--- design/flow/config.mk ---
export PLATFORM = sky130hd
export DESIGN_NAME = array_mult_top
export DESIGN_NICKNAME = array_mult_top
export VERILOG_FILES = /design/flow/design.v
export SDC_FILE = /design/flow/constraint.sdc
export NUM_CORES = 4
export LEC_CHECK = 0
export CAP_MARGIN = 20
export CORE_MARGIN = 2
export CORE_UTILIZATION = 72
export CTS_CLUSTER_DIAMETER = 397
export CTS_CLUSTER_SIZE = 24
export PLACE_DENSITY = 0.35
export SETUP_SLACK_MARGIN = -1.61
export SLEW_MARGIN = 30
--- design/flow/constraint.sdc ---
create_clock -name core_clock -period 16.1 [get_ports {clk}]
set_input_delay 3.2200 -clock core_clock [delete_from_list [all_inputs] [get_ports {clk}]]
set_output_delay 3.2200 -clock core_clock [all_outputs]
set_load 0.01 [all_outputs]
--- design/flow/design.v ---
`timescale 1ns/1ps
module array_mult_top (
    input             clk,
    input      [15:0] a,
    input      [15:0] b,
    output reg [31:0] p
);
    reg  [15:0] a_q, b_q;
    wire [31:0] prod;
    array_multiplier u_mult (
        .in_A(a_q),
        .in_B(b_q),
        .prod_out(prod)
    );
    always @(posedge clk) begin
        a_q <= a;
        b_q <= b;
        p   <= prod;
    end
endmodule

`timescale 1ns/1ps
module array_multiplier (
    input  [15:0] in_A,
    input  [15:0] in_B,
    output [31:0] prod_out
);
    wire [15:0] pp [15:0];   
    genvar i, j;
    generate
        for (i = 0; i < 16; i = i + 1) begin : GEN_PP_ROW
            for (j = 0; j < 16; j = j + 1) begin : GEN_PP_COL
                assign pp[i][j] = in_A[j] & in_B[i];
            end
        end
    endgenerate
    wire [31:0] row_sum [15:0];
    wire [31:0] row_carry [15:0];
    assign row_sum[0]   = {16'b0, pp[0]};
    assign row_carry[0] = 32'b0;
    genvar r;
    generate
        for (r = 1; r < 16; r = r + 1) begin : ADDER_ROWS
            wire [31:0] shifted_pp = { {16 - r{1'b0}}, pp[r], {r{1'b0}} };
            adder32 ADD_STAGE (
                .in_a(row_sum[r-1]),
                .in_b(shifted_pp),
                .cin(1'b0),
                .sum(row_sum[r]),
                .cout(row_carry[r])
            );
        end
    endgenerate
    assign prod_out = row_sum[15];
endmodule
module adder32 (
    input  [31:0] in_a,
    input  [31:0] in_b,
    input         cin,
    output [31:0] sum,
    output        cout
);
    wire [31:0] carry;
    genvar k;
    full_adder FA0 (.a(in_a[0]), .b(in_b[0]), .cin(cin), .sum(sum[0]), .cout(carry[0]));
    generate
        for (k = 1; k < 32; k = k + 1) begin : FA_CHAIN
            full_adder FAi (.a(in_a[k]), .b(in_b[k]), .cin(carry[k-1]), .sum(sum[k]), .cout(carry[k]));
        end
    endgenerate
    assign cout = carry[31];
endmodule
module full_adder (
    input  a,
    input  b,
    input  cin,
    output sum,
    output cout
);
    assign sum  = a ^ b ^ cin;
    assign cout = (a & b) | (b & cin) | (a & cin);
endmodule
--- design/flow/run.sh ---
#!/bin/bash
# the make line also repeats each setting of config.mk as NAME=value (left out here)
make -C /OpenROAD-flow-scripts/flow DESIGN_CONFIG=/design/flow/config.mk WORK_HOME=/design/flow/orfs CLKGATE_MAP_FILE= finish
==> run notes, run 1 <==
On the backend side, the flow ran end to end.

The flow ran to the end, but the layout failed its checks. The checks that failed: setup timing. In this run, the synthesized area fraction spent on adder and majority cells is recorded as 0.575. Per Yosys stat, the portion of area used by sequential elements is 0.157.

The fraction of registers with async set/reset stands at 0. The post-detailed-route via-to-cell ratio stands at 5.28. In the final report, the number of pins over their slew limit comes to 0. For this configuration, the core starts out at a cell density of 0.746. The number of global-route vias before repair stands at 5717.

Post-synth the commonest register cell is dfxtp_1. In this build the clock could be raised as far as 52.3 MHz. The number of detailed-routing iterations run before antenna repair stands at 4.

The number of logged tool warnings stands at 31. The final period utilization stands at 1.19. The final cell count without fillers stands at 887.

The area fraction of the largest cell type after synthesis is 0.550. CTS placed an instance of clkbuf_16 at the clock tree root. The count of routing violations after the opening detailed-route iteration stands at 128. Entering global routing, the biggest net connects 17 pins.

The worst setup path is launched from a register. Per the detail_route report, the via count comes to 4681. The die width stands at 110 um.

The clock transition time at the flip-flop clock pins of the worst setup and hold paths stands at 0.06 ns. The highest net fanout along the worst path stands at 2. The relative area change from synthesis to final layout stands at 18.0%.

Looking at the reg2reg group, the worst path ends at p[30]$_DFF_P_. The routed layout reports a DRC error count of 0.

The combined buffer and inverter count along the critical path stands at 4. The cell count listed in synth_stat.txt stands at 680. The vertical die dimension stands at 110 um.

The arrival time of data at the worst endpoint is listed as 19.42 ns. The critical path's slowest stage uses the library cell fa_2.

The post-synth net total stands at 953. The maximum number of buffers from clock root to sink stands at 2. The yosys synthesis chip area stands at 8150 um^2. The overall global routing resource usage stands at 0.270. The number of top-level pins stands at 65. The mean instance size in the synthesized netlist stands at 12.0 um^2. 0 antenna diodes ended up in the layout. The number of cells on the worst hold path stands at 1. The main area contributors are fa_1, and2_1, dfxtp_1. TritonCTS built the clock tree. Tracing the worst setup path back leads to its startpoint at b_q[0]$_DFF_P_. The cell family contributing the most delay on the critical path is adder cells. The post-detailed-route wirelength per cell stands at 16.7 um. The number of cells on the critical path stands at 49.

The post-synthesis register bit count stands at 64. The residual overflow from global routing stands at 0.

The number of H-tree levels stands at 3. The total wire length after detailed routing stands at 14800 um. Looking at the hold checks, the worst path lands on p[0]$_DFF_P_.

The final critical delay including setup and external delays stands at 19.12 ns. In this run, distinct cell masters in the synthesized netlist total 9. According to the timing report, the critical path is captured at p[30]$_DFF_P_. Setup repair after global routing could not meet its margin everywhere. The synthesized design contains 0 enable-type register cells.

Prior to clock tree synthesis, the placed netlist has a worst setup slack of -3.37 ns. Synthesis produced 680 cells. Logic depth along the worst register-to-register path is recorded as 49.

The startpoint identified for the worst register-to-register timing path is b_q[0]$_DFF_P_. The report puts the hold buffer count at CTS at 0. Of the combinational cells, the family taking the most area is adder cells.

The setup violation total in the final timing report stands at 9. The number of placed instances, taps included, is 866. STA lists the startpoint of the worst hold path as a_q[0]$_DFF_P_.

The biggest area contributor in the post-synthesis netlist is fa_1. Detailed placement ended at an HPWL of 11300 um. The number of core rows stands at 38.

The final net count stands at 1015. The first-pass GRT wire length stands at 25600 um. Endpoints failing hold in the final report were tallied at 0. The number of warning messages in the yosys log stands at 2. Once detail routing completed, the nets flagged for antenna violations numbered 0. The actual transition at the worst max-transition pin stands at 0.544 ns. Per the synthesis report, the AND-OR/OR-AND share of the synthesized area is 0.

The clock tree has to reach 64 sinks. The CTS buffer count stands at 9. The number of antenna violations at the first check in global routing was 0. The worst-case clock skew stands at 0.0111 ns. During placement, the flow inserted port buffers numbering 64.

Ranked by instance count, the synthesized netlist is headed by fa_1, and2_1, inv_1, dfxtp_1, nand2_1. The critical path is of the reg2reg type. After filler insertion, the fill cell instance count of the layout stands at 485. The post-synthesis share of cell area spent on xor and xnor gates stands at 0. For reference, the mux area share after synthesis is 0.

Among all stages on the critical path, the maximum delay recorded is 0.61 ns. The worst relative slew slack stands at 0.637. In this run, the synthesized area fraction spent on and/or/nand/nor cells is recorded as 0.189. Sorting the synthesis cell report by count puts at the top fa_1. At the end of routability-driven placement, the weighted congestion stood at 0.743.

The insertion delay of the later-clocked pin in the worst-skew pair stands at 0.35 ns. STA classifies the critical path endpoint as a register. The most numerous cell type found on the critical path is fa_2. The max-capacitance violation count stands at 0.

The area of the core stands at 10900 um^2. The mapped netlist covers 8150 um^2.

The worst hold path belongs to the class reg2reg. In this run the full chip footprint comes out at 12200 um^2. The minimum setup slack in the final design stands at -3.02 ns. The worst path required time stands at 16.40 ns.
[cell type report]
class	count	area, um^2	share of cell area
multi-input combinational	496	6670	0.693
tap	140	175	0.0182
clock buffer	12	267	0.0277
timing repair buffer	83	812	0.0844
clock inverter	4	75.1	0.00780
sequential	64	1290	0.134
inverter	88	330	0.0343
[timing repair]
action / CTS / global route
pin swaps: 37 / 39
setup buffers: 5 / 0
resized: 34 / 49
setup endpoints to repair: 6 / 7
[per-stage QoR]
step,cell area (um^2),util,hold WS (ns),TNS (ns)
final,9620,0.880,0.492,-16.72
after global routing,9620,0.880,0.509,-20.37
after CTS,9540,0.872,0.503,-18.13
after detailed placement,9080,0.831,0.506,-20.04
after global placement,9080,0.831,0.505,-16.22
after floorplan,8460,-,0.579,-13.69
[metal layers]
layer	global-route usage	share of wire	vias up
li1	-	-	2075
met1	0.285	0.35	2482
met2	0.528	0.60	88
met3	0.0521	0.025	36
met4	0.100	0.032	0
met5	0	0	-
==> run 2, diff against run 1 <==
CORE_MARGIN = 9   (was 2)
CORE_UTILIZATION = 17   (was 72)
CTS_CLUSTER_DIAMETER = 96   (was 397)
CTS_CLUSTER_SIZE = 93   (was 24)
GPL_ROUTABILITY_DRIVEN = 1   (was unset)
GPL_TIMING_DRIVEN = 0   (was unset)
HOLD_SLACK_MARGIN = 0.17   (was unset)
MIN_ROUTING_LAYER = met2   (was unset)
PLACE_DENSITY = 0.91   (was 0.35)
SETUP_SLACK_MARGIN = 0.76   (was -1.61)
SLEW_MARGIN = 15   (was 30)
TNS_END_PERCENT = 25   (was unset)
clock period = 12.0 ns   (was 16.1 ns; I/O delays follow)
==> run notes, run 2 <==
On the backend side, the flow ran end to end.

The flow ran to the end, but the layout failed its checks. The run did not pass the layout checks because of setup timing. The register area is 1290 um^2 (about the same). In this run the critical register-to-register path is captured at p[30]$_DFF_P_. The cell area after placement is 9860 um^2 (+8.5%).

The slowest stage of the critical path is the fa_2 cell. The number of top-level pins stands at 65 (unchanged). The fraction of registers with async set/reset stands at 0 (unchanged). The worst setup path is launched from a register.

The yosys synthesis chip area stands at 8150 um^2 (unchanged). The met2 capacity usage during global routing was 0.151 (-0.377). Grouping stages by cell kind, the critical path spends the most delay in adder cells. The minimum setup slack in the final design came to -7.30 ns (-4.28 ns). The count of buffers inserted at the top-level ports stands at 64 (unchanged). The maximum number of buffers from clock root to sink was 2 (unchanged). The area of the mapped netlist came to 8150 um^2 (unchanged). The final standard cell area without fillers came to 10400 um^2 (+8.3%). The post-synthesis share of cell area spent on xor and xnor gates stands at 0 (unchanged).

The final net count is 1034 (+1.9%). The worst path required time stands at 12.25 ns (-4.15 ns). The number of detailed-routing iterations run before antenna repair was 6 (+2). The post-synth net total stands at 953 (unchanged). The total wire length after detailed routing is 20400 um (+38%). The register share after synthesis is 0.157 (unchanged). The final number of hold-violating endpoints stands at 0 (unchanged). The number of cells on the worst hold path stands at 2 (+1). The synthesized-area fraction occupied by and/or/nand/nor cells is 0.189 (unchanged). The residual overflow from global routing stands at 0 (unchanged). The clock transition time at the flip-flop clock pins of the worst setup and hold paths stands at 0.06 ns (about the same). By area, the combinational part of the netlist is dominated by adder cells.

The met3 capacity usage during global routing stands at 0.135 (+0.0833). The combined buffer and inverter count along the critical path stands at 12 (+8). The gate count after technology mapping stands at 680 (unchanged).

The starting density of the core stands at 0.174 (-0.572). The commonest register cell is dfxtp_1. The main area contributors are fa_1, and2_1, dfxtp_1. The worst slack at placement was -7.63 ns (-4.25 ns). The number of H-tree levels stands at 3 (unchanged). In this run the worst setup path terminates at p[30]$_DFF_P_.

STA lists the startpoint of the worst register-to-register path as b_q[1]$_DFF_P_. Setup repair after global routing could not meet its margin everywhere. The area fraction in compound gates is 0 (unchanged). The final period utilization stands at 1.61 (+0.421). In this run the worst hold path is classified as reg2reg. The actual transition at the worst max-transition pin stands at 0.429 ns (-0.115 ns). The number of global-route vias before repair was 8440 (+48%).

The chip area came to 56200 um^2 (+360%). The number of unique standard cell types used by synthesis stands at 9 (unchanged). The number of antenna violations at the first check in global routing stands at 0 (unchanged). The number of fill cells was 4793 (+890%). The number of slew-limit violations in the final report stands at 0 (unchanged). The TritonCTS sink count is 64 (unchanged). The share of the core filled with cells in the final layout is 0.222 (-0.658). The data arrival time of the worst path was 19.55 ns (+0.13 ns).

The cell depth of the worst flop-to-flop path was 57 (+16%). Hold analysis lists the worst path endpoint as p[0]$_DFF_P_. The tree is rooted in a clkbuf_16. The number of cells on the critical path stands at 57 (+16%).

The DRC violation count after routing stands at 0 (unchanged). The post-detailed-route via-to-cell ratio stands at 4.76 (-9.8%). The fraction of synthesized area in multiplexers stands at 0 (unchanged).

The worst setup path is captured at a register. The first-pass GRT wire length was 32700 um (+28%). The number of logged tool warnings stands at 29 (-6.5%).

The total of hold buffers inserted after clock tree synthesis stands at 0 (unchanged). The count of routing violations after the opening detailed-route iteration stands at 1111 (+770%). The cell count listed in synth_stat.txt stands at 680 (unchanged). Per the hold report, the tightest min-delay path originates at a_q[0]$_DFF_P_.

By instance count, the cell type seen most on the critical path is fa_2. The area of the core came to 47000 um^2 (+330%). The post-detailed-route wirelength per cell stands at 14.8 um (-11%).

The setup violation total in the final timing report stands at 18 (+9). The worst setup path is of the reg2reg kind. The global placement routability congestion is 0.772 (+3.9%). The relative area change from synthesis to final layout stands at 27.8%.

TritonCTS built the clock tree. The overall global routing resource usage stands at 0.115 (-0.155). Sorting the synthesized cells by how often they occur yields fa_1, and2_1, inv_1, dfxtp_1, nand2_1. The mean instance size in the synthesized netlist stands at 12.0 um^2 (unchanged). The vertical die dimension stands at 237 um (+110%). The maximum number of pins on one net before global-route repair was 13 (-4). The critical path's largest stage delay was 0.60 ns (about the same). The layer flagged by global routing as most heavily used is met2.

The worst-case clock skew came to 0.0115 ns (+0.000436 ns). The number of antenna-violating nets in the routed design stands at 0 (unchanged). The number of vias in the routed layout stands at 6556 (+40%). The number of core rows is 79 (+110%).

The highest net fanout along the worst path stands at 7 (+5). The met1 usage is 0 (-0.285). The final critical delay including setup and external delays stands at 19.30 ns (+0.182 ns).

The post-synthesis register bit count stands at 64 (unchanged). The max-capacitance violation count came to 0 (unchanged).

The worst relative slew slack came to 0.713 (+0.0767). The number of warning messages in the yosys log is 2 (unchanged). The combined area of the multi-input logic cells came to 6700 um^2 (+0.49%). The insertion delay of the later-clocked pin in the worst-skew pair stands at 0.35 ns (about the same).

The HPWL reported at the end of detailed placement is 17100 um (+52%). The die width stands at 237 um (+110%). Looking at area per cell type in the netlist, the leader is fa_1. The fmax stands at 51.8 MHz (-0.94%).

fa_1 is the most common cell in the netlist. The number of enable-type register cells in the synthesized netlist stands at 0 (unchanged). The post-synthesis share of cell area spent on full adders, half adders and majority gates is 0.575 (unchanged). The critical path starts at b_q[1]$_DFF_P_. The CTS buffer count was 9 (unchanged). The fraction of post-synthesis cell area in the top cell type by area came to 0.550 (unchanged).
run 2: what timing repair did:
action,CTS,global route
pin swaps,52,36
setup buffers,6,0
resized,67,33
endpoints found under the setup margin,19,19
run 2: metrics by stage:
| stage | instances | TNS, ns | hold slack, ns |
|---|---|---|---|
| 6_report | 1378 | -77.97 | 0.602 |
| 4_1_cts | 1373 | -79.78 | 0.590 |
| 5_1_grt | 1373 | -84.36 | 0.632 |
| 2_1_floorplan | 680 | -70.68 | 0.579 |
| 3_3_place_gp | 1351 | -77.43 | 0.643 |
| 3_5_place_dp | 1351 | -83.04 | 0.638 |
run 2: final cells by class:
type | count | area share
Antenna cell | 5 | 0.00120
Buffer | 32 | 0.0314
Clock buffer | 10 | 0.0229
Clock inverter | 6 | 0.00649
Inverter | 88 | 0.0317
Multi-Input combinational cell | 496 | 0.643
Sequential cell | 64 | 0.124
Tap cell | 607 | 0.0729
Timing Repair Buffer | 70 | 0.0658
run 2: metal layers:
layer	vias to the layer above	routed length, um
met1	2557	0
met3	246	7100
met2	1639	11500
li1	2109	-
met5	-	107
met4	5	1680
==> run 3, diff against run 2 <==
ABC_AREA = 1   (was unset)
CAP_MARGIN = 0   (was 20)
CORE_MARGIN = 2   (was 9)
CORE_UTILIZATION = 72   (was 17)
CTS_CLUSTER_DIAMETER = 226   (was 96)
CTS_CLUSTER_SIZE = 25   (was 93)
GPL_TIMING_DRIVEN = 1   (was 0)
HOLD_SLACK_MARGIN = unset   (was 0.17)
MIN_ROUTING_LAYER = met1   (was met2)
PLACE_DENSITY = unset   (was 0.91)
PLACE_DENSITY_LB_ADDON = 0.18   (was unset)
SETUP_SLACK_MARGIN = 2.47   (was 0.76)
TNS_END_PERCENT = 95   (was 25)
clock period = 16.4 ns   (was 12.0 ns; I/O delays follow)
==> run notes, run 3 <==
On the backend side, the flow ran end to end.

The run finished, with violations left. The layout checks failed on setup timing. The critical path's largest stage delay is 0.59 ns (about the same).

The number of cells on the critical path stands at 52 (-8.8%). The starting density of the core is 0.737 (+0.563). The number of global-route vias before repair was 6211 (-26%).

The number of core rows was 40 (-49%). Looking at hold timing, the worst path starts from b_q[1]$_DFF_P_. The post-synthesis share of cell area spent on xor and xnor gates came to 0 (unchanged). The area fraction in compound gates is 0 (unchanged). Summed over all instances, the cell type with the most area after synthesis is fa_1. inv_1 is the most common cell in the netlist. The maximum number of pins on one net before global-route repair was 17 (+4).

The number of warning messages in the yosys log stands at 2 (unchanged). The area of the core was 12000 um^2 (-75%). The final net count was 1238 (+20%).

The worst path required time stands at 16.70 ns (+4.45 ns). The count of buffers inserted at the top-level ports stands at 64 (unchanged). The area of the mapped netlist is 8810 um^2 (+8.1%).

The number of unique standard cell types used by synthesis stands at 7 (-2). The setup violation total in the final timing report was 8 (-10). The final standard cell area without fillers is 9860 um^2 (-5.4%). The synthesis run identifies the leading combinational cell family as adder cells. The post-detailed-route wirelength per cell stands at 13.0 um (-12%). The vertical die dimension was 115 um (-52%). The tree is rooted in a clkbuf_16. The CTS buffer count was 9 (unchanged). The largest individual stage delay along the critical path comes from the cell fa_2.

The HPWL reported at the end of detailed placement was 11700 um (-31%). The commonest cells after synthesis are inv_1, nand2_1, fa_1, dfxtp_1, buf_6. The highest net fanout along the worst path stands at 2 (-5). The DRC violation count after routing is 0 (unchanged).

Tracing the worst setup path back leads to its startpoint at b_q[0]$_DFF_P_. The worst setup path is launched from a register. The number of enable-type register cells in the synthesized netlist was 0 (unchanged). The post-synth net total was 1209 (+27%). The post-synthesis register bit count stands at 64 (unchanged). The overall global routing resource usage is 0.258 (+0.143). The relative area change from synthesis to final layout stands at 11.9%. The final period utilization came to 1.15 (-0.460).

The combined buffer and inverter count along the critical path stands at 7 (-5). The max-capacitance violation count is 0 (unchanged). Setup repair after global routing could not meet its margin everywhere. The number of vias in the routed layout stands at 5416 (-17%). In the hold report, the worst path ends at p[1]$_DFF_P_.

The number of antenna-violating nets in the routed design was 0 (unchanged). By startpoint and endpoint, the worst setup path is classified as reg2reg. The TritonCTS sink count is 64 (unchanged).

The number of antenna violations at the first check in global routing stands at 0 (unchanged). Broken down by cell family, the worst path's largest delay share belongs to adder cells. The fraction of synthesized area in multiplexers was 0 (unchanged). The minimum setup slack in the final design was -2.43 ns (+4.87 ns). The register share after synthesis is 0.145 (-0.0117).

The fraction of post-synthesis cell area in the top cell type by area stands at 0.509 (-0.0411). The die width stands at 115 um (-52%). Looking at the cell usage after synthesis, the top flip-flop cell is dfxtp_1.

The main area contributors are fa_1, dfxtp_1, inv_1. The path class of the tightest hold or removal check is reg2reg. The final worst hold slack came to 0.591 ns (-0.0105 ns). Per STA, the library cell used most along the worst path is fa_2. The worst relative slew slack stands at 0.573 (-0.141).

TritonCTS built the clock tree. The final critical delay including setup and external delays stands at 18.83 ns (-0.474 ns). The actual transition at the worst max-transition pin came to 0.640 ns (+0.211 ns). The worst-case clock skew came to 0.00659 ns (-0.00495 ns).

The number of logged tool warnings is 29 (unchanged). Per the timing report, the most critical flop-to-flop path finishes at p[30]$_DFF_P_. The startpoint identified for the worst register-to-register timing path is b_q[0]$_DFF_P_.

The insertion delay of the later-clocked pin in the worst-skew pair stands at 0.35 ns (about the same). STA classifies the critical path endpoint as a register. The cell depth of the worst flop-to-flop path came to 52 (-8.8%). The count of routing violations after the opening detailed-route iteration came to 210 (-81%). The chip area was 13100 um^2 (-77%). The final number of hold-violating endpoints stands at 0 (unchanged). The number of H-tree levels stands at 3 (unchanged). The total of hold buffers inserted after clock tree synthesis stands at 0 (unchanged). The global placement routability congestion is 0.771 (-0.18%). In this run the worst setup path terminates at p[30]$_DFF_P_. The first-pass GRT wire length stands at 25800 um (-21%).

The post-detailed-route via-to-cell ratio stands at 4.85 (+2.0%). The number of slew-limit violations in the final report stands at 0 (unchanged). The post-synthesis share of cell area spent on full adders, half adders and majority gates stands at 0.532 (-0.0429).

The total wire length after detailed routing stands at 14600 um (-29%). The cell area after placement is 9490 um^2 (-3.7%). The clock transition time at the flip-flop clock pins of the worst setup and hold paths stands at 0.05 ns (about the same).

The cell count listed in synth_stat.txt came to 936 (+38%). The synthesized-area fraction occupied by and/or/nand/nor cells came to 0.109 (-0.0796).

The gate count after technology mapping is 936 (+38%). The residual overflow from global routing came to 0 (unchanged).

The fraction of registers with async set/reset stands at 0 (unchanged). The number of detailed-routing iterations run before antenna repair came to 4 (-2). The fmax stands at 53.1 MHz (+2.5%). The total antenna diodes in the routed design stands at 0 (-5). The data arrival time of the worst path stands at 19.12 ns (-0.43 ns). The mean instance size in the synthesized netlist stands at 9.41 um^2 (-21%). The yosys synthesis chip area came to 8810 um^2 (+8.1%). The maximum number of buffers from clock root to sink stands at 2 (unchanged). The buffers inserted during post-CTS setup optimization stands at 0 (-6). The number of top-level pins stands at 65 (unchanged). The number of cells on the worst hold path stands at 3 (+1).
-- run 3: per-stage QoR --
step | TNS (ns) | std cells | worst slack [ns] | utilization
after global routing | -15.37 | 1116 | -2.90 | 0.824
after floorplan | -11.42 | 936 | -2.41 | -
final | -11.71 | 1116 | -2.43 | 0.824
after detailed placement | -13.61 | 1101 | -2.73 | 0.794
after CTS | -11.63 | 1116 | -2.44 | 0.820
after global placement | -12.04 | 1101 | -2.49 | 0.794
-- run 3: layout make-up --
type                            instances  area [um^2]
Multi-Input combinational cell        496         6140
Fill cell                             674         2100
Sequential cell                        64         1290
Inverter                              312         1170
Timing Repair Buffer                   82          801
Clock buffer                           12          256
Tap cell                              147          184
Clock inverter                          3         17.5
-- run 3: what timing repair did --
action                                 4_1_cts  5_1_grt
endpoints found under the hold margin        0        0
gates resized                               22       34
setup endpoints to repair                   15       16
pin swaps                                   26       46
-- run 3: per-layer routing --
metal | share of wire | global-route usage | vias to the layer above
met2 | 0.59 | 0.496 | 108
met1 | 0.35 | 0.273 | 2754
met4 | 0.036 | 0.115 | 0
met5 | 0 | 0 | -
li1 | - | - | 2510
met3 | 0.028 | 0.0471 | 44
==> run 4, diff against run 3 <==
CAP_MARGIN = 20   (was 0)
CTS_CLUSTER_DIAMETER = 365   (was 226)
CTS_CLUSTER_SIZE = 50   (was 25)
GPL_ROUTABILITY_DRIVEN = unset   (was 1)
GPL_TIMING_DRIVEN = unset   (was 1)
MIN_ROUTING_LAYER = unset   (was met1)
PLACE_DENSITY_LB_ADDON = 0.07   (was 0.18)
SETUP_SLACK_MARGIN = unset   (was 2.47)
SLEW_MARGIN = 20   (was 15)
TNS_END_PERCENT = unset   (was 95)
clock period = 11.6 ns   (was 16.4 ns; I/O delays follow)
==> run notes, run 4 <==
On the backend side, the flow ran end to end.

The flow ran to the end, but the layout failed its checks. A clean result was blocked by setup timing. The number of antenna-violating nets in the routed design is 0 (unchanged). The total antenna diodes in the routed design stands at 0 (unchanged). The number of warning messages in the yosys log stands at 2 (unchanged). The post-synthesis share of cell area spent on full adders, half adders and majority gates stands at 0.532 (unchanged). Per the hold report, the tightest min-delay path originates at a_q[0]$_DFF_P_. The fraction of synthesized area in multiplexers is 0 (unchanged). The register share after synthesis came to 0.145 (unchanged). The final period utilization stands at 1.63 (+0.484).

The fmax stands at 52.8 MHz (-0.55%). The number of logged tool warnings stands at 29 (unchanged). The worst relative slew slack stands at 0.578 (+0.00506).

Looking at the clock tree report, the root buffer type is clkbuf_16. The critical path is of the reg2reg type. Yosys instantiated no cell more often than inv_1.

Per STA, the library cell used most along the worst path is fa_2. The total wire length after detailed routing stands at 16000 um (+9.9%).

The CTS buffer count was 9 (unchanged). The area of the core stands at 12000 um^2 (unchanged). The clock transition time at the flip-flop clock pins of the worst setup and hold paths stands at 0.06 ns (about the same). The final cell count without fillers came to 1133 (+1.5%).

The DRC violation count after routing stands at 0 (unchanged). The post-synthesis share of cell area spent on xor and xnor gates was 0 (unchanged). The fraction of post-synthesis cell area in the top cell type by area came to 0.509 (unchanged).

The actual transition at the worst max-transition pin stands at 0.632 ns (-0.00757 ns). Note that the worst hold path type here is reg2reg. The cell depth of the worst flop-to-flop path was 52 (unchanged). The main area contributors are fa_1, dfxtp_1, inv_1. The setup violation total in the final timing report stands at 18 (+10). The cell area after placement stands at 9610 um^2 (+1.3%).

The combined buffer and inverter count along the critical path was 7 (unchanged). The worst register-to-register path ends at p[30]$_DFF_P_. For reference, the critical path is launched at b_q[0]$_DFF_P_. The cell family contributing the most delay on the critical path is adder cells. The yosys synthesis chip area stands at 8810 um^2 (unchanged). The worst setup path is captured at a register.

The buffers inserted during post-CTS setup optimization came to 0 (unchanged). The final net count stands at 1254 (+1.3%). The synthesis run shows the most used standard cells to be inv_1, nand2_1, fa_1, dfxtp_1, buf_6. The most critical setup path has its endpoint at p[30]$_DFF_P_. The startpoint identified for the worst register-to-register timing path is b_q[0]$_DFF_P_. The number of slew-limit violations in the final report is 0 (unchanged). The count of routing violations after the opening detailed-route iteration came to 259 (+23%).

The chip area came to 13100 um^2 (unchanged). The post-detailed-route wirelength per cell is 14.1 um (+8.2%). Among all flip-flop cells after synthesis, the most frequent one is dfxtp_1. The number of H-tree levels stands at 3 (unchanged).

The mean instance size in the synthesized netlist stands at 9.41 um^2 (unchanged). The max-capacitance violation count was 0 (unchanged). The maximum number of pins on one net before global-route repair stands at 17 (unchanged). The fraction of registers with async set/reset was 0 (unchanged). The first-pass GRT wire length came to 28300 um (+9.5%). The worst path required time stands at 11.89 ns (-4.81 ns). The minimum setup slack in the final design is -7.33 ns (-4.90 ns). The number of cells on the critical path stands at 52 (unchanged). The number of detailed-routing iterations run before antenna repair came to 5 (+1). The worst-case clock skew stands at 0.00894 ns (+0.00235 ns).

The total of hold buffers inserted after clock tree synthesis was 0 (unchanged). The gate count after technology mapping was 936 (unchanged). The HPWL reported at the end of detailed placement is 13100 um (+12%). TritonCTS built the clock tree. The post-synth net total came to 1209 (unchanged). STA classifies the critical path startpoint as a register. The data arrival time of the worst path stands at 19.22 ns (+0.10 ns). The share of the core filled with cells in the final layout was 0.841 (+0.0167). The post-detailed-route via-to-cell ratio stands at 4.89 (+0.86%).

The post-synthesis register bit count was 64 (unchanged). The instance count after placement with tap cells included stands at 1117 (+1.5%). The die width stands at 115 um (unchanged). The relative area change from synthesis to final layout stands at 14.2%. The number of global-route vias before repair stands at 6430 (+3.5%). The number of vias in the routed layout stands at 5546 (+2.4%). The vertical die dimension is 115 um (unchanged). The number of antenna violations at the first check in global routing stands at 0 (unchanged). The cell count listed in synth_stat.txt stands at 936 (unchanged). The final number of hold-violating endpoints stands at 0 (unchanged).

The number of cells on the worst hold path is 3 (unchanged). The area of the mapped netlist came to 8810 um^2 (unchanged). The highest net fanout along the worst path stands at 3 (+1). The synthesized-area fraction occupied by and/or/nand/nor cells stands at 0.109 (unchanged). The number of top-level pins was 65 (unchanged). The insertion delay of the later-clocked pin in the worst-skew pair stands at 0.35 ns (about the same). Per the STA report, the cell with the highest stage delay on the worst path is fa_2.

The area fraction in compound gates was 0 (unchanged). The number of core rows came to 40 (unchanged). The number of fill cells stands at 642 (-4.7%). The count of buffers inserted at the top-level ports was 64 (unchanged).

Grouping non-sequential cells by family puts the most area in adder cells. The number of unique standard cell types used by synthesis came to 7 (unchanged). The TritonCTS sink count stands at 64 (unchanged). Setup repair after global routing could not meet its margin everywhere. The maximum number of buffers from clock root to sink came to 2 (unchanged). The final critical delay including setup and external delays came to 18.93 ns (+0.105 ns). The residual overflow from global routing is 0 (unchanged). The starting density of the core stands at 0.737 (unchanged).

The critical path's largest stage delay was 0.59 ns (about the same). The overall global routing resource usage stands at 0.287 (+0.0287). The final standard cell area without fillers came to 10100 um^2 (+2.0%). The number of enable-type register cells in the synthesized netlist was 0 (unchanged). The path with the worst hold slack has its endpoint at p[1]$_DFF_P_. The global placement routability congestion stands at 0.778 (+1.0%). Of all cell types, the one taking the most synthesized area is fa_1.
## run 4: repair_timing
| item | CTS | global route |
|---|---|---|
| pin swaps | 29 | 14 |
| endpoints found under the hold margin | 0 | 0 |
| gates resized | 38 | 10 |
| endpoints found under the setup margin | 19 | 19 |
## run 4: through the flow
step | hold slack [ns] | setup WS (ns) | TNS [ns]
2_1_floorplan | 0.625 | -7.21 | -78.57
3_3_place_gp | 0.592 | -7.28 | -79.45
3_5_place_dp | 0.602 | -7.68 | -85.24
4_1_cts | 0.623 | -7.44 | -82.09
5_1_grt | 0.626 | -7.83 | -88.07
6_report | 0.601 | -7.33 | -80.71
## run 4: area by class of cell
cell class / count / area (um^2) / area share
clock buffer: 12 / 267 / 0.0265
inverter: 312 / 1170 / 0.116
timing repair buffer: 98 / 921 / 0.0916
tap: 147 / 184 / 0.0183
multi-input combinational: 496 / 6150 / 0.611
clock inverter: 4 / 75.1 / 0.00746
sequential: 64 / 1290 / 0.129
## run 4: per-layer routing
| metal | track usage | vias up | part of all wire |
|---|---|---|---|
| li1 | - | 2549 | - |
| met5 | 0 | - | 0 |
| met1 | 0.316 | 2837 | 0.34 |
| met2 | 0.536 | 116 | 0.59 |
| met3 | 0.0445 | 44 | 0.029 |
| met4 | 0.142 | 0 | 0.041 |
==> run 5, diff against run 4 <==
ABC_AREA = 0   (was 1)
CELL_PAD_IN_SITES_GLOBAL_PLACEMENT = 1   (was unset)
CORE_ASPECT_RATIO = 0.5   (was unset)
CORE_UTILIZATION = 53   (was 72)
CTS_CLUSTER_DIAMETER = 322   (was 365)
CTS_CLUSTER_SIZE = 100   (was 50)
GPL_TIMING_DRIVEN = 1   (was unset)
PLACE_DENSITY_LB_ADDON = 0.3   (was 0.07)
TNS_END_PERCENT = 20   (was unset)
clock period = 20.0 ns   (was 11.6 ns; I/O delays follow)
==> run notes, run 5 <==
On the backend side, the flow ran end to end.

The combined buffer and inverter count along the critical path is 4 (-3). The area fraction in compound gates was 0 (unchanged). The clock transition time at the flip-flop clock pins of the worst setup and hold paths stands at 0.05 ns (about the same).

The final net count stands at 1003 (-20%). The vertical die dimension is 91.7 um (-20%). The HPWL reported at the end of detailed placement was 11200 um (-15%).

The setup violation total in the final timing report came to 0 (-18). The count of buffers inserted at the top-level ports was 64 (unchanged). The number of top-level pins came to 65 (unchanged).

The final number of hold-violating endpoints came to 0 (unchanged). The worst relative slew slack came to 0.596 (+0.0187). The final worst hold slack stands at 0.519 ns (-0.0820 ns). The register share after synthesis is 0.157 (+0.0117). The critical path's largest stage delay stands at 0.59 ns (about the same). The number of enable-type register cells in the synthesized netlist stands at 0 (unchanged). The number of slew-limit violations in the final report came to 0 (unchanged).

The data arrival time of the worst path stands at 19.71 ns (+0.49 ns). The insertion delay of the later-clocked pin in the worst-skew pair stands at 0.35 ns (about the same). The max-capacitance violation count was 0 (unchanged). The total antenna diodes in the routed design came to 0 (unchanged). The post-synthesis register bit count stands at 64 (unchanged). The number of logged tool warnings came to 26 (-10%). The area of the core stands at 14700 um^2 (+23%). Sorting the synthesis cell report by count puts at the top fa_1. The number of antenna-violating nets in the routed design stands at 0 (unchanged).

The worst-case clock skew was 0.0112 ns (+0.00227 ns). OpenSTA lists the critical path endpoint as p[30]$_DFF_P_. By area the synthesized netlist is led by fa_1, and2_1, dfxtp_1.

The TritonCTS sink count was 64 (unchanged). The total of hold buffers inserted after clock tree synthesis stands at 0 (unchanged). The maximum number of buffers from clock root to sink stands at 2 (unchanged). The post-synthesis share of cell area spent on full adders, half adders and majority gates is 0.575 (+0.0429). The number of vias in the routed layout stands at 4395 (-21%). The final critical delay including setup and external delays stands at 19.43 ns (+0.494 ns). Broken down by cell family, the worst path's largest delay share belongs to adder cells. The maximum number of pins on one net before global-route repair came to 17 (unchanged). The global placement routability congestion is 0.715 (-8.2%). The fmax stands at 51.5 MHz (-2.5%).

The DRC violation count after routing came to 0 (unchanged). The launch point of the worst min-delay path is recorded as a_q[0]$_DFF_P_. STA classifies the critical path endpoint as a register. The die width stands at 179 um (+57%). The number of cells on the worst hold path stands at 1 (-2). The number of global-route vias before repair stands at 5051 (-21%). OpenSTA lists the critical path startpoint as b_q[0]$_DFF_P_. The cell depth of the worst flop-to-flop path came to 48 (-7.7%). The post-detailed-route wirelength per cell stands at 13.6 um (-3.4%). The final period utilization was 0.971 (-0.661). The post-synthesis share of cell area spent on xor and xnor gates was 0 (unchanged). Counting instances in the post-synthesis netlist gives the leading cell types as fa_1, and2_1, inv_1, dfxtp_1, nand2_1. The total wire length after detailed routing stands at 12700 um (-20%). The number of detailed-routing iterations run before antenna repair stands at 4 (-1). The slowest stage of the critical path belongs to the cell fa_2. Per the timing report, the most critical flop-to-flop path finishes at p[30]$_DFF_P_. STA classifies the critical path startpoint as a register.

The number of core rows came to 31 (-23%). The instance count after placement with tap cells included was 917 (-18%). The number of cells on the critical path is 48 (-7.7%). The gate count after technology mapping was 680 (-27%). Summed over all instances, the cell type with the most area after synthesis is fa_1.

The fraction of synthesized area in multiplexers stands at 0 (unchanged). The starting density of the core is 0.553 (-0.183).

The yosys synthesis chip area stands at 8150 um^2 (-7.5%). The first-pass GRT wire length is 23700 um (-16%). The synthesized-area fraction occupied by and/or/nand/nor cells stands at 0.189 (+0.0796). The number of H-tree levels stands at 3 (unchanged). The number of antenna violations at the first check in global routing stands at 0 (unchanged). The overall global routing resource usage stands at 0.180 (-0.106). The highest net fanout along the worst path stands at 7 (+4).

The post-synth net total is 953 (-21%). The actual transition at the worst max-transition pin stands at 0.604 ns (-0.0280 ns). The startpoint identified for the worst register-to-register timing path is b_q[0]$_DFF_P_.

The final cell count without fillers was 933 (-18%). STA shows the worst min-delay path finishing at p[0]$_DFF_P_.

The run finished with no timing, DRC or antenna violations. For this run, the leading register cell type out of synthesis is dfxtp_1. The fraction of post-synthesis cell area in the top cell type by area came to 0.550 (+0.0411). The residual overflow from global routing is 0 (unchanged).

The count of routing violations after the opening detailed-route iteration stands at 122 (-53%). The tree is rooted in a clkbuf_16. In the synthesized netlist, the dominant kind of combinational cell is adder cells.

The fraction of registers with async set/reset stands at 0 (unchanged). TritonCTS built the clock tree. The area of the mapped netlist was 8150 um^2 (-7.5%). The CTS buffer count stands at 9 (unchanged). The post-detailed-route via-to-cell ratio stands at 4.71 (-3.8%). Note that the worst hold path type here is reg2reg. The chip area is 16500 um^2 (+25%). The worst path required time stands at 20.29 ns (+8.40 ns). The mean instance size in the synthesized netlist is 12.0 um^2 (+27%). The number of unique standard cell types used by synthesis was 9 (+2). The number of fill cells stands at 1194 (+86%). The cell count listed in synth_stat.txt stands at 680 (-27%). The number of warning messages in the yosys log stands at 2 (unchanged). The critical path in this run is classified as reg2reg.

The timing report shows the most common cell along the critical path to be fa_2. The relative area change from synthesis to final layout stands at 14.3%.
## run 5: layout make-up
cell class,instances,area [um^2],share of cell area
multi-input cells,496,6470,0.694
flip-flops and latches,64,1290,0.139
repair buffers,71,693,0.0744
inverters,88,330,0.0354
clock buffers,13,270,0.0290
well taps,198,248,0.0266
clock inverters,3,15.0,0.00161
## run 5: per-stage QoR
step / util / setup slack [ns] / cell area (um^2) / TNS (ns)
after CTS: 0.617 / 0.0163 / 9090 / 0
after detailed placement: 0.595 / -0.287 / 8770 / -0.352
after global routing: 0.632 / -0.0226 / 9320 / -0.0226
after global placement: 0.595 / -0.0157 / 8770 / -0.0157
after floorplan: - / 0.566 / 8150 / 0
final: 0.632 / 0.575 / 9320 / 0
## run 5: timing repair
item / CTS / global route
endpoints found under the setup margin: 2 / 3
gates resized: 15 / 94
pin swaps: 4 / 54
setup buffers: 0 / 0
## run 5: routing by layer
layer,vias up,GRT usage,part of all wire
met1,2286,0.250,0.51
li1,2040,-,-
met2,55,0.290,0.44
met5,-,0,0
met3,14,0.0449,0.035
met4,0,0.0447,0.011
==> run 6, diff against run 5 <==
ABC_AREA = unset   (was 0)
CELL_PAD_IN_SITES_GLOBAL_PLACEMENT = 0   (was 1)
CORE_ASPECT_RATIO = unset   (was 0.5)
CORE_MARGIN = 8   (was 2)
CORE_UTILIZATION = 22   (was 53)
CTS_CLUSTER_DIAMETER = 173   (was 322)
CTS_CLUSTER_SIZE = unset   (was 100)
GPL_ROUTABILITY_DRIVEN = 0   (was unset)
GPL_TIMING_DRIVEN = unset   (was 1)
MAX_ROUTING_LAYER = met4   (was unset)
MIN_ROUTING_LAYER = met1   (was unset)
PLACE_DENSITY_LB_ADDON = 0.08   (was 0.3)
SETUP_SLACK_MARGIN = -1.09   (was unset)
TNS_END_PERCENT = unset   (was 20)
clock period = 11.0 ns   (was 20.0 ns; I/O delays follow)
==> run notes, run 6 <==
On the backend side, the flow ran end to end.

Yosys attributes the largest share of cell area to fa_1, and2_1, dfxtp_1. The post-synthesis share of cell area spent on xor and xnor gates stands at 0 (unchanged). The post-synthesis register bit count is 64 (unchanged). The total wire length after detailed routing stands at 15000 um (+18%). The DRC violation count after routing stands at 0 (unchanged). The number of antenna-violating nets in the routed design was 0 (unchanged). The worst hold path begins at b_q[7]$_DFF_P_. The number of warning messages in the yosys log is 2 (unchanged). Hold analysis lists the worst path endpoint as p[7]$_DFF_P_. The starting density of the core stands at 0.223 (-0.330). The worst setup path is launched from a register. The instance count after placement with tap cells included stands at 1215 (+32%). The yosys synthesis chip area stands at 8150 um^2 (unchanged). The final net count is 1033 (+3.0%). The violated checks flagged are setup timing.

The chip area was 43500 um^2 (+160%). The worst-case clock skew stands at 0.0115 ns (+0.000290 ns). The register share after synthesis came to 0.157 (unchanged). The highest net fanout along the worst path was 2 (-5). The total of hold buffers inserted after clock tree synthesis came to 0 (unchanged). The first-pass GRT wire length stands at 27600 um (+17%).

The final period utilization stands at 1.70 (+0.729). In this run the worst setup path terminates at p[30]$_DFF_P_. Looking at the reg2reg group, the worst path ends at p[30]$_DFF_P_. The number of vias in the routed layout came to 4435 (+0.91%). The data arrival time of the worst path stands at 19.00 ns (-0.71 ns). The critical path's largest stage delay was 0.60 ns (about the same). The cell depth of the worst flop-to-flop path stands at 51 (+6.3%). In the synthesized netlist the dominant register cell turns out to be dfxtp_1. The final standard cell area without fillers was 10200 um^2 (+9.6%). The post-synth net total stands at 953 (unchanged).

TritonCTS built the clock tree. The final worst hold slack is 0.591 ns (+0.0724 ns). The insertion delay of the later-clocked pin in the worst-skew pair is 0.36 ns (about the same). The number of core rows stands at 70 (+130%).

The post-synthesis share of cell area spent on full adders, half adders and majority gates was 0.575 (unchanged). Among the stages of the critical path, the cell type that occurs most often is fa_2. The final critical delay including setup and external delays stands at 18.70 ns (-0.727 ns). The actual transition at the worst max-transition pin was 0.484 ns (-0.121 ns). Tracing the worst setup path back leads to its startpoint at b_q[1]$_DFF_P_. The CTS buffer count was 9 (unchanged). The post-detailed-route wirelength per cell came to 12.2 um (-11%).

The TritonCTS sink count came to 64 (unchanged). Looking at the reg2reg group, the worst path starts from b_q[1]$_DFF_P_. The synthesized-area fraction occupied by and/or/nand/nor cells is 0.189 (unchanged). The total antenna diodes in the routed design stands at 0 (unchanged). The count of routing violations after the opening detailed-route iteration came to 71 (-42%). The worst path required time stands at 11.31 ns (-8.98 ns). The number of top-level pins is 65 (unchanged). Looking at the critical path, the single cell with the biggest stage delay is fa_2. The maximum number of pins on one net before global-route repair was 17 (unchanged). The number of detailed-routing iterations run before antenna repair stands at 3 (-1).

The maximum number of buffers from clock root to sink is 2 (unchanged). Setup repair after global routing could not meet its margin everywhere. The residual overflow from global routing came to 0 (unchanged). After synthesis, the most frequently instantiated cells are fa_1, and2_1, inv_1, dfxtp_1, nand2_1. The worst relative slew slack is 0.677 (+0.0805).

The gate count after technology mapping was 680 (unchanged). The final cell count without fillers is 1233 (+32%). The mean instance size in the synthesized netlist stands at 12.0 um^2 (unchanged).

The number of logged tool warnings is 29 (+12%). The number of global-route vias before repair came to 5483 (+8.6%). The path class of the tightest hold or removal check is reg2reg. The cell area after placement stands at 9760 um^2 (+11%). The minimum setup slack in the final design was -7.70 ns (-8.27 ns). The setup violation total in the final timing report is 19 (+19).

The combined buffer and inverter count along the critical path was 6 (+2). The fraction of synthesized area in multiplexers is 0 (unchanged). The number of antenna violations at the first check in global routing is 0 (unchanged). The post-detailed-route via-to-cell ratio stands at 3.60 (-24%). Of the combinational cells, the family taking the most area is adder cells.

Relative to the synthesized area, the layout overhead comes to 25.2%. The die width stands at 209 um (+16%). The area of the core stands at 36500 um^2 (+150%). The area of the mapped netlist came to 8150 um^2 (unchanged). The cell count listed in synth_stat.txt stands at 680 (unchanged). The overall global routing resource usage came to 0.0819 (-0.0986). CTS placed an instance of clkbuf_16 at the clock tree root. The number of unique standard cell types used by synthesis is 9 (unchanged). The number of cells on the critical path came to 51 (+6.3%). The worst slack at placement was -8.33 ns (-8.05 ns). For reference, the most critical setup path is categorized as reg2reg. The clock transition time at the flip-flop clock pins of the worst setup and hold paths came to 0.06 ns (about the same). The max-capacitance violation count stands at 0 (unchanged). The HPWL reported at the end of detailed placement is 13700 um (+23%). The number of H-tree levels is 3 (unchanged). The worst setup path is captured at a register. The number of enable-type register cells in the synthesized netlist was 0 (unchanged).

The number of cells on the worst hold path stands at 2 (+1). The fraction of registers with async set/reset stands at 0 (unchanged). The final number of hold-violating endpoints came to 0 (unchanged). The fraction of post-synthesis cell area in the top cell type by area stands at 0.550 (unchanged). Yosys instantiated no cell more often than fa_1.

The vertical die dimension is 209 um (+130%). The area fraction in compound gates stands at 0 (unchanged). The share of the core filled with cells in the final layout stands at 0.280 (-0.353). The number of fill cells stands at 3800 (+220%).

The flow ran to the end, but the layout failed its checks. The cell type that accounts for the most area after synthesis is fa_1. The fmax came to 53.5 MHz (+3.9%).

Per STA, the worst path accumulates the most delay in the family adder cells. The number of slew-limit violations in the final report stands at 0 (unchanged). The count of buffers inserted at the top-level ports came to 64 (unchanged).
-- run 6: stage by stage --
step | setup TNS, ns
after CTS | -90.43
after floorplan | -88.16
after global routing | -98.03
final | -88.30
after detailed placement | -97.95
after global placement | -96.20
-- run 6: metal layers --
metal  vias to the layer above  wire length, um  track usage
met2                        32             7890        0.142
li1                       2102                -            -
met3                        13              397       0.0194
met4                         0              257       0.0294
met5                         -                0            -
met1                      2288             6490       0.0911
-- run 6: what timing repair did --
action	4_1_cts	5_1_grt
setup endpoints to repair	18	18
buffers inserted	2	0
pin swaps	43	36
resized	45	19
-- run 6: area by class of cell --
class	count	area [um^2]	area share
clock inverter	2	35.0	0.00343
sequential	64	1290	0.126
multi-input combinational	496	6710	0.657
clock buffer	14	284	0.0278
tap	468	586	0.0574
timing repair buffer	101	981	0.0961
inverter	88	330	0.0324
==> run 7, diff against run 6 <==
CAP_MARGIN = 25   (was 20)
CELL_PAD_IN_SITES_GLOBAL_PLACEMENT = unset   (was 0)
CORE_MARGIN = 9   (was 8)
CORE_UTILIZATION = 31   (was 22)
CTS_CLUSTER_DIAMETER = unset   (was 173)
CTS_CLUSTER_SIZE = 93   (was unset)
GPL_ROUTABILITY_DRIVEN = 1   (was 0)
GPL_TIMING_DRIVEN = 0   (was unset)
HOLD_SLACK_MARGIN = 0.28   (was unset)
MAX_ROUTING_LAYER = unset   (was met4)
MIN_ROUTING_LAYER = met2   (was met1)
PLACE_DENSITY = 0.91   (was unset)
PLACE_DENSITY_LB_ADDON = unset   (was 0.08)
SETUP_SLACK_MARGIN = 3.33   (was -1.09)
SLEW_MARGIN = 15   (was 20)
TNS_END_PERCENT = 50   (was unset)
clock period = 12.0 ns   (was 11.0 ns; I/O delays follow)
==> run notes, run 7 <==
On the backend side, the flow ran end to end.

The run finished, with violations left. In this run the layout check failures are setup timing. The number of top-level pins is 65 (unchanged). The instance count after placement with tap cells included stands at 1074 (-12%). The DRC violation count after routing came to 0 (unchanged).

The area fraction in compound gates stands at 0 (unchanged). The data arrival time of the worst path stands at 19.28 ns (+0.28 ns). The worst slack at placement is -7.42 ns (+0.911 ns). The maximum number of pins on one net before global-route repair came to 12 (-5). The post-synthesis share of cell area spent on full adders, half adders and majority gates stands at 0.575 (unchanged). The number of antenna-violating nets in the routed design is 0 (unchanged). The final worst hold slack stands at 0.598 ns (+0.00658 ns).

TritonCTS built the clock tree. The final number of hold-violating endpoints was 0 (unchanged). The total of hold buffers inserted after clock tree synthesis stands at 0 (unchanged). At the end of routability-driven placement, the weighted congestion stood at 0.771. The post-synthesis share of cell area spent on xor and xnor gates came to 0 (unchanged). The min-delay analysis places its worst path in the category reg2reg. The number of enable-type register cells in the synthesized netlist stands at 0 (unchanged). Setup repair after global routing could not meet its margin everywhere.

The fmax stands at 52.7 MHz (-1.5%). Per the CTS log, the root buffer master is clkbuf_16. The cell depth of the worst flop-to-flop path stands at 54 (+5.9%).

The most frequently used library cell after synthesis is fa_1. The count of routing violations after the opening detailed-route iteration was 867 (+1100%). The maximum number of buffers from clock root to sink came to 2 (unchanged). The most used flip-flop cell after synthesis is dfxtp_1. The minimum setup slack in the final design was -6.98 ns (+0.714 ns).

On the critical path, the stage with the largest delay is an instance of fa_2. The post-synthesis register bit count stands at 64 (unchanged). The worst-case clock skew is 0.0108 ns (-0.000693 ns). The largest total area in the synthesized netlist belongs to fa_1. The TritonCTS sink count is 64 (unchanged). The number of slew-limit violations in the final report came to 0 (unchanged).

The max-capacitance violation count is 0 (unchanged). The total wire length after detailed routing stands at 17900 um (+19%). The number of vias in the routed layout stands at 6379 (+44%).

The combined buffer and inverter count along the critical path stands at 9 (+3). The first-pass GRT wire length is 29300 um (+6.2%). The area of the core stands at 25500 um^2 (-30%).

The number of antenna violations at the first check in global routing stands at 0 (unchanged). The post-detailed-route via-to-cell ratio stands at 5.82 (+62%). The vertical die dimension stands at 180 um (-14%).

The chip area was 32500 um^2 (-25%). On the critical path the largest part of the delay comes from adder cells. The timing report shows the most common cell along the critical path to be fa_2. For reference, the critical path is captured by p[30]$_DFF_P_. The gate count after technology mapping is 680 (unchanged). The number of cells on the worst hold path stands at 2 (unchanged). The final net count was 1034 (+0.097%). The total antenna diodes in the routed design is 0 (unchanged). By startpoint and endpoint, the worst setup path is classified as reg2reg. The number of warning messages in the yosys log came to 2 (unchanged). The residual overflow from global routing stands at 0 (unchanged). The setup violation total in the final timing report was 18 (-1). The die width came to 180 um (-14%).

The worst path required time was 12.30 ns (+0.99 ns). The actual transition at the worst max-transition pin stands at 0.389 ns (-0.0948 ns). Sorting the synthesized cells by area gives the leading types as fa_1, and2_1, dfxtp_1. The HPWL reported at the end of detailed placement is 14800 um (+7.9%). The final standard cell area without fillers stands at 10100 um^2 (-1.2%).

Grouping non-sequential cells by family puts the most area in adder cells. The insertion delay of the later-clocked pin in the worst-skew pair stands at 0.36 ns (about the same).

The critical path's largest stage delay stands at 0.59 ns (about the same). The final critical delay including setup and external delays stands at 18.98 ns (+0.286 ns). The starting density of the core stands at 0.319 (+0.0959). The count of buffers inserted at the top-level ports was 64 (unchanged).

The number of detailed-routing iterations run before antenna repair was 7 (+4). The final period utilization stands at 1.58 (-0.118). The number of unique standard cell types used by synthesis was 9 (unchanged). The synthesized-area fraction occupied by and/or/nand/nor cells came to 0.189 (unchanged).

The register share after synthesis stands at 0.157 (unchanged). The number of cells on the critical path stands at 54 (+5.9%). The highest net fanout along the worst path stands at 3 (+1). The overall global routing resource usage stands at 0.175 (+0.0928). The worst relative slew slack stands at 0.740 (+0.0633).

The cell area after placement came to 9570 um^2 (-1.9%). The relative area change from synthesis to final layout stands at 23.8%. The fraction of post-synthesis cell area in the top cell type by area was 0.550 (unchanged).

The post-synth net total is 953 (unchanged). The fraction of registers with async set/reset stands at 0 (unchanged). The number of global-route vias before repair stands at 8067 (+47%).

The number of logged tool warnings stands at 29 (unchanged). STA lists the startpoint of the worst register-to-register path as a_q[0]$_DFF_P_. The yosys synthesis chip area stands at 8150 um^2 (unchanged).

For the worst reg-to-reg path, the endpoint reported by OpenROAD is p[30]$_DFF_P_. By count the netlist is led by fa_1, and2_1, inv_1, dfxtp_1, nand2_1.

The number of H-tree levels stands at 3 (unchanged). In the hold report, the worst path ends at p[0]$_DFF_P_. The post-detailed-route wirelength per cell came to 16.3 um (+34%). In this run the most critical hold path is launched from a_q[0]$_DFF_P_. According to the timing report, the critical path is launched from a_q[0]$_DFF_P_. STA classifies the critical path startpoint as a register.

The area of the mapped netlist was 8150 um^2 (unchanged). STA classifies the critical path endpoint as a register. The clock transition time at the flip-flop clock pins of the worst setup and hold paths is 0.06 ns (about the same). The final cell count without fillers is 1096 (-11%). The mean instance size in the synthesized netlist stands at 12.0 um^2 (unchanged). The fraction of synthesized area in multiplexers stands at 0 (unchanged). The CTS buffer count is 9 (unchanged). The number of core rows stands at 58 (-17%). The cell count listed in synth_stat.txt is 680 (unchanged).
## run 7: cell type report
type                       instances  area [um^2]
timing repair buffer              70          686
multi-input combinational        496         6740
tap                              330          413
clock inverter                     5         56.3
sequential                        64         1300
buffer                            32          327
clock buffer                      11          243
inverter                          88          330
fill                            2297        15500
## run 7: timing repair
| action | in CTS | in global routing |
|---|---|---|
| setup buffers | 5 | 1 |
| pin swaps | 36 | 24 |
| gates resized | 67 | 24 |
| endpoints found under the setup margin | 22 | 22 |
## run 7: stage by stage
stage | util | setup TNS, ns
after floorplan | - | -69.97
after global placement | 0.375 | -75.67
after detailed placement | 0.375 | -80.33
after CTS | 0.393 | -75.30
after global routing | 0.395 | -82.04
final | 0.395 | -74.67
## run 7: per-layer routing
metal | up-vias | GRT usage | routed length [um] | part of all wire
met2 | 1553 | 0.223 | 10400 | 0.58
met4 | 2 | 0.0407 | 1340 | 0.075
met3 | 171 | 0.212 | 6150 | 0.34
met5 | - | 0.0153 | 38 | 0.0021
li1 | 2103 | - | - | -
met1 | 2550 | - | 0 | 0
==> run 8, diff against run 7 <==
CAP_MARGIN = 0   (was 25)
CORE_MARGIN = 2   (was 9)
CORE_UTILIZATION = 72   (was 31)
CTS_CLUSTER_DIAMETER = 198   (was unset)
CTS_CLUSTER_SIZE = 32   (was 93)
GPL_ROUTABILITY_DRIVEN = unset   (was 1)
GPL_TIMING_DRIVEN = unset   (was 0)
HOLD_SLACK_MARGIN = unset   (was 0.28)
MIN_ROUTING_LAYER = unset   (was met2)
PLACE_DENSITY = 0.35   (was 0.91)
SETUP_SLACK_MARGIN = 2.33   (was 3.33)
SLEW_MARGIN = 20   (was 15)
TNS_END_PERCENT = unset   (was 50)
clock period = 16.1 ns   (was 12.0 ns; I/O delays follow)
==> run notes, run 8 <==
On the backend side, the flow ran end to end.

The run finished, with violations left. In this run the layout check failures are setup timing. Setup repair after global routing could not meet its margin everywhere.

The number of enable-type register cells in the synthesized netlist was 0 (unchanged). The total wire length after detailed routing is 14200 um (-21%). The area fraction in compound gates was 0 (unchanged). The number of warning messages in the yosys log was 2 (unchanged). The combined buffer and inverter count along the critical path stands at 6 (-3). The final period utilization stands at 1.17 (-0.410).

The count of routing violations after the opening detailed-route iteration stands at 130 (-85%). The worst register-to-register path begins at b_q[0]$_DFF_P_. The actual transition at the worst max-transition pin stands at 0.588 ns (+0.199 ns). The final net count was 1019 (-1.5%). The number of logged tool warnings stands at 31 (+6.9%). The die width was 110 um (-39%). Ranked by total cell area, the synthesized netlist is headed by fa_1, and2_1, dfxtp_1. The number of global-route vias before repair stands at 5693 (-29%). The count of buffers inserted at the top-level ports stands at 64 (unchanged).

The HPWL reported at the end of detailed placement came to 11300 um (-24%). The number of cells on the worst hold path came to 2 (unchanged). The total antenna diodes in the routed design was 0 (unchanged). The min-delay analysis places its worst path in the category reg2reg. The yosys synthesis chip area stands at 8150 um^2 (unchanged).

The fraction of registers with async set/reset is 0 (unchanged). The area of the core stands at 10900 um^2 (-57%). The global placement routability congestion stands at 0.780 (+1.2%).

The maximum number of buffers from clock root to sink stands at 2 (unchanged). The starting density of the core stands at 0.746 (+0.426). The synthesis run shows the most used standard cells to be fa_1, and2_1, inv_1, dfxtp_1, nand2_1. The first-pass GRT wire length came to 25800 um (-12%). The total met3 wirelength after detailed routing stands at 485 um (-92%).

The DRC violation count after routing stands at 0 (unchanged). The worst path required time stands at 16.39 ns (+4.09 ns). Looking at the critical path, the single cell with the biggest stage delay is fa_2.

The path with the worst hold slack has its endpoint at p[0]$_DFF_P_. The gate count after technology mapping is 680 (unchanged). In this design, the largest share of critical-path delay is due to adder cells.

The timing report shows the most common cell along the critical path to be fa_2. The fmax is 53.0 MHz (+0.60%). The post-synth net total was 953 (unchanged).

The clock transition time at the flip-flop clock pins of the worst setup and hold paths stands at 0.05 ns (about the same). The area of the mapped netlist came to 8150 um^2 (unchanged). The register share after synthesis came to 0.157 (unchanged). STA classifies the critical path startpoint as a register.

The maximum number of pins on one net before global-route repair is 17 (+5). The number of core rows stands at 38 (-34%). The number of cells on the critical path was 51 (-5.6%). The critical path's largest stage delay is 0.59 ns (about the same). The post-detailed-route via-to-cell ratio was 5.28 (-9.3%).

For this run, the leading register cell type out of synthesis is dfxtp_1. By startpoint and endpoint, the worst setup path is classified as reg2reg. The cell count listed in synth_stat.txt stands at 680 (unchanged). The TritonCTS sink count was 64 (unchanged).

The post-synthesis share of cell area spent on xor and xnor gates came to 0 (unchanged). The data arrival time of the worst path was 19.16 ns (-0.12 ns). The chip area is 12200 um^2 (-62%). The post-synthesis share of cell area spent on full adders, half adders and majority gates was 0.575 (unchanged). The biggest area contributor in the post-synthesis netlist is fa_1. The cell depth of the worst flop-to-flop path is 51 (-5.6%). TritonCTS built the clock tree.

The number of H-tree levels is 3 (unchanged). The worst setup path is captured at a register. The number of unique standard cell types used by synthesis came to 9 (unchanged). The max-capacitance violation count came to 0 (unchanged). The number of top-level pins was 65 (unchanged). The number of antenna-violating nets in the routed design was 0 (unchanged).

The post-synthesis register bit count came to 64 (unchanged). Tracing the worst setup path back leads to its startpoint at b_q[0]$_DFF_P_. The number of vias in the routed layout is 4704 (-26%). The synthesized-area fraction occupied by and/or/nand/nor cells was 0.189 (unchanged). The mean instance size in the synthesized netlist stands at 12.0 um^2 (unchanged). The worst register-to-register path ends at p[30]$_DFF_P_. The CTS buffer count came to 9 (unchanged). The highest net fanout along the worst path is 2 (-1).

The final critical delay including setup and external delays stands at 18.87 ns (-0.113 ns). The relative area change from synthesis to final layout stands at 18.2%. Grouping non-sequential cells by family puts the most area in adder cells. The final worst hold slack stands at 0.618 ns (+0.0203 ns). The routed metal-1 wire length came to 5010 um (+5010 um).

The worst-case clock skew came to 0.00668 ns (-0.00413 ns). The residual overflow from global routing stands at 0 (unchanged).

The wire length on met2 is 8310 um (-20%). The minimum setup slack in the final design stands at -2.77 ns (+4.21 ns). The post-detailed-route wirelength per cell stands at 15.9 um (-2.4%). The fraction of synthesized area in multiplexers stands at 0 (unchanged).

The final number of hold-violating endpoints stands at 0 (unchanged). The number of antenna violations at the first check in global routing was 0 (unchanged). Looking at the gate-level netlist, the highest instance count belongs to fa_1. According to the timing report, the critical path is captured at p[30]$_DFF_P_.

The setup violation total in the final timing report stands at 9 (-9). The worst hold path begins at a_q[0]$_DFF_P_. The number of detailed-routing iterations run before antenna repair came to 4 (-3). Signal routing reaches up to met4. The worst relative slew slack is 0.607 (-0.133). The worst slack at placement is -3.33 ns (+4.09 ns). The insertion delay of the later-clocked pin in the worst-skew pair stands at 0.35 ns (about the same). The overall global routing resource usage stands at 0.270 (+0.0950). The number of slew-limit violations in the final report came to 0 (unchanged). The vertical die dimension stands at 110 um (-39%). Looking at the clock tree report, the root buffer type is clkbuf_16. The fraction of post-synthesis cell area in the top cell type by area was 0.550 (unchanged).
[run 8: timing repair]
item | in CTS | in global routing
endpoints found under the setup margin | 16 | 16
buffers inserted | 6 | 0
hold buffers | 0 | 0
gates resized | 45 | 21
pin swaps | 36 | 24
[run 8: final cells by class]
| cell class | count | area, um^2 |
|---|---|---|
| multi-input combinational | 496 | 6690 |
| fill | 495 | 1290 |
| sequential | 64 | 1290 |
| timing repair buffer | 87 | 851 |
| inverter | 88 | 330 |
| clock buffer | 12 | 256 |
| tap | 140 | 175 |
| clock inverter | 4 | 52.6 |
[run 8: stage by stage]
step                instance area, um^2  std cells  utilization  TNS (ns)
finish                             9640        891        0.882    -14.73
detailed placement                 9190        869        0.840    -19.64
global placement                   9190        869        0.840    -15.43
floorplan                          8520        680            -    -13.33
global route                       9640        891        0.882    -19.04
CTS                                9610        891        0.879    -15.39
[run 8: metal layers]
metal,vias up,GRT usage
met4,0,0.0900
met1,2508,0.293
met2,88,0.520
li1,2076,-
met3,32,0.0549
met5,-,0
